Setup of the baseline:
==> flow/design.v (excerpt) <==
module alu_top(CLK, OP1, OP2, OPRN, OUT, ZERO);
	input CLK;
	input [31:0] OP1;
	input [31:0] OP2;
	input [5:0] OPRN;
	output [31:0] OUT;
	output ZERO;
	reg [31:0] op1_q, op2_q;
	reg [5:0] oprn_q;
	reg [31:0] out_q;
	reg zero_q;
	wire [31:0] alu_out;
	wire alu_zero;
	ALU alu_inst(alu_out, alu_zero, op1_q, op2_q, oprn_q);
	always @(posedge CLK) begin
		op1_q <= OP1;
		op2_q <= OP2;
		oprn_q <= OPRN;
		out_q <= alu_out;
		zero_q <= alu_zero;
	end
	assign OUT = out_q;
	assign ZERO = zero_q;
endmodule
For scale: about 2600 cells after synthesis, about 100 flip-flops.
clock: 24.7 ns
lec_check: 0
cap_margin: 20
core_margin: 7
core_utilization: 63
setup_slack_margin: 5.0
slew_margin: 20
run.sh (not shown) runs the stock make flow with config.mk's settings and CLKGATE_MAP_FILE=.
The layout from the baseline, despite a flow that completed every stage, fails the layout checks, with the failing checks listed as setup timing.
Changes in the candidate relative to the baseline:
Settings: CORE_UTILIZATION changed from 63 to 40; SETUP_SLACK_MARGIN removed (was 5.0).
Results
- Although it ran to completion, the candidate produced a layout that fails the final checks because of setup timing.
- Summary of the comparison: post-synthesis to final-layout area growth is higher in the candidate, relative to the baseline.
- Diff the baseline -> the candidate: flop share of the area about even, share of the clock period used by the worst path now smaller, setup slack has increased, core region area saw an increase, die size now larger.
- Non-clock buffer count, the candidate and the baseline: lower on the candidate
- From the baseline to the candidate the numbers moved as follows: post-layout instance area shows an increase of about 0.7%, core utilization shows a reduction of 27 points.
- As of the candidate, final RePlAce weighted congestion had fallen by a few percent compared to the baseline.

alu_top again, from the RTL that the note above started with.
Settings: LEC_CHECK=0, CAP_MARGIN=20, CORE_MARGIN=2, CORE_UTILIZATION=71, PLACE_DENSITY_LB_ADDON=0.02, SETUP_SLACK_MARGIN=4.5, SLEW_MARGIN=20; clock period 31.9 ns.
The first run aborted during global routing (5_1_grt).
Change:
CORE_UTILIZATION = 40   (was 71)
PLACE_DENSITY_LB_ADDON = default   (was 0.02)
SETUP_SLACK_MARGIN = default   (was 4.5)
clock period = 29.5 ns   (was 31.9 ns; I/O delays follow)
This time the run produced a clean layout.
Area after synthesis is unchanged.
Die area is higher by 76%.
Synthesized cell count does not change.
Change:
ABC_AREA = 0   (was default)
CELL_PAD_IN_SITES_GLOBAL_PLACEMENT = 1   (was default)
CORE_ASPECT_RATIO = 0.5   (was default)
CORE_UTILIZATION = 22   (was 40)
CTS_CLUSTER_DIAMETER = 348   (was default)
CTS_CLUSTER_SIZE = 100   (was default)
SETUP_SLACK_MARGIN = 1.98   (was default)
SLEW_MARGIN = 0   (was 20)
TNS_END_PERCENT = 30   (was default)
After rerunning:
- core utilization goes down by 20 points
- count of clock-buffer cells in the layout does not change
- fmax goes up by 2.2%
- worst setup slack improved by 0.63 ns

job 4771:
Starting RTL as in the previous note.
==> flow/config.mk <==
export PLATFORM = sky130hd
export DESIGN_NAME = alu_top
export DESIGN_NICKNAME = alu_top
export VERILOG_FILES = /design/flow/design.v
export SDC_FILE = /design/flow/constraint.sdc
export NUM_CORES = 4
export LEC_CHECK = 0
export ABC_AREA = 1
export CAP_MARGIN = 20
export CORE_MARGIN = 2
export CORE_UTILIZATION = 48
export CTS_CLUSTER_DIAMETER = 354
export CTS_CLUSTER_SIZE = 100
export MAX_ROUTING_LAYER = met4
export SLEW_MARGIN = 20
export TNS_END_PERCENT = 15
==> flow/constraint.sdc <==
create_clock -name core_clock -period 29.5 [get_ports {CLK}]
set_input_delay 5.9000 -clock core_clock [delete_from_list [all_inputs] [get_ports {CLK}]]
set_output_delay 5.9000 -clock core_clock [all_outputs]
set_load 0.01 [all_outputs]
> inputs changed (job 4771 -> job 2842)
Settings: CTS_CLUSTER_DIAMETER now 348, was 354; TNS_END_PERCENT now 30, was 15; MAX_ROUTING_LAYER no longer set, was met4; CORE_UTILIZATION now 40, was 48; PLACE_DENSITY now 0.69, previously not set; SLEW_MARGIN now 0, was 20; CELL_PAD_IN_SITES_GLOBAL_PLACEMENT now 1, previously not set; ABC_AREA now 0, was 1; SETUP_SLACK_MARGIN now 1.98, previously not set; CORE_ASPECT_RATIO now 1.86, previously not set.
[summary]
Of job 2842 and job 4771, the run reporting the lower synthesized cell count was job 2842. Summary of job 2842 over job 4771: hold slack +190 ps, final period demand of the worst path +300 ps. In job 2842 the design area turned out 1.9% higher than in job 4771.
Input-level comparison between job 3163 and job 2842:
Settings: a change of CORE_ASPECT_RATIO from 1.86 to 0.5; a change of ABC_AREA from 0 to 1; a change of PLACE_DENSITY from 0.69 to 0.9.
## What came out
Going from job 2842 to job 3163, maximum fanout along the worst path grows by 1.
The higher normalized max-slew margin came out of job 3163.
Number of cells in the yosys synthesis report: job 3163 vs job 2842 up 23%
Setup changes, job 3163 to job 3436
Settings: CTS_CLUSTER_SIZE removed (was 100); CTS_CLUSTER_DIAMETER removed (was 348); CORE_ASPECT_RATIO removed (was 0.5); GPL_TIMING_DRIVEN newly set to 0; PLACE_DENSITY removed (was 0.9); TNS_END_PERCENT removed (was 30); ABC_AREA removed (was 1); CELL_PAD_IN_SITES_GLOBAL_PLACEMENT removed (was 1); SETUP_SLACK_MARGIN changed from 1.98 to 3.43; CAP_MARGIN changed from 20 to 30; CORE_MARGIN changed from 2 to 6; SLEW_MARGIN changed from 0 to 20.
[summary]
- Job 3436: number of clock-tree buffers in the layout lower than job 3163
- | slack of the critical path | higher: job 3163 |
- Taking job 3163 as the reference, in job 3436 synthesis area per yosys has decreased, final cell area excluding filler cells has increased.
What job 1892 does differently from job 3436 at the input level:
Settings: putting MIN_ROUTING_LAYER at met2 where nothing was set; putting HOLD_SLACK_MARGIN at 0.29 where nothing was set; putting CELL_PAD_IN_SITES_GLOBAL_PLACEMENT at 1 where nothing was set; putting GPL_ROUTABILITY_DRIVEN at 1 where nothing was set; swapping 29.5 for 26.5 in the clock period (ns, I/O delays scaled along).
==> comparison <==
- For job 1892, the flow was terminated by a tool error in global routing (5_1_grt) and produced no final design.
- Total clock buffers created by CTS came out exactly the same in job 3436 and job 1892.
- For cell area reported after detailed placement, job 1892 and job 3436 come out practically identical.
- From job 3436 to job 1892 the numbers moved as follows: minimum setup slack after placement lower; half-perimeter wire length after detailed placement roughly the same; floorplan die area roughly the same.
- Port buffer count of job 1892 is on par with job 3436.
- Between job 1892 and job 3436, it is job 1892 whose global placer's final weighted congestion is higher, by 9.4%.
- The run showing the greater cell resize tally after clock tree synthesis is job 1892.
- Comparing job 3436 and job 1892, the lower total setup buffers inserted after CTS is on job 3436.
The following lists how job 2106 was set up differently from job 1892:
Settings: CELL_PAD_IN_SITES_GLOBAL_PLACEMENT removed (was 1); MIN_ROUTING_LAYER removed (was met2); HOLD_SLACK_MARGIN removed (was 0.29); CORE_MARGIN changed from 6 to 2; GPL_TIMING_DRIVEN removed (was 0); GPL_ROUTABILITY_DRIVEN removed (was 1); TNS_END_PERCENT newly set to 5; SETUP_SLACK_MARGIN removed (was 3.43); CORE_UTILIZATION changed from 40 to 61; CAP_MARGIN changed from 30 to 20; the clock period (ns, I/O delays scaled along) changed from 26.5 to 27.7.
[summary]
- The flow completed for job 2106, but it is not clean: the layout still shows negative setup slack.
- Comparing job 2106 and job 1892, the higher placer's final routability congestion estimate was measured on job 1892.
- As far as count of pins on the block boundary is concerned, job 2106 and job 1892 perform about the same.
- Chip area delta for job 2106 relative to job 1892: about 40% lower
- Diff job 2106..job 1892 | post-synth area from yosys stat | unchanged
- Between job 2106 and job 1892, half-perimeter wire length after detailed placement is lower for job 2106, job 1892 comes in above that.
- Comparing job 2106 against job 1892, there is no change at all in synthesized-area fraction occupied by and/or/nand/nor cells.
- From job 1892 to job 2106, area after synthesis did not move at all.
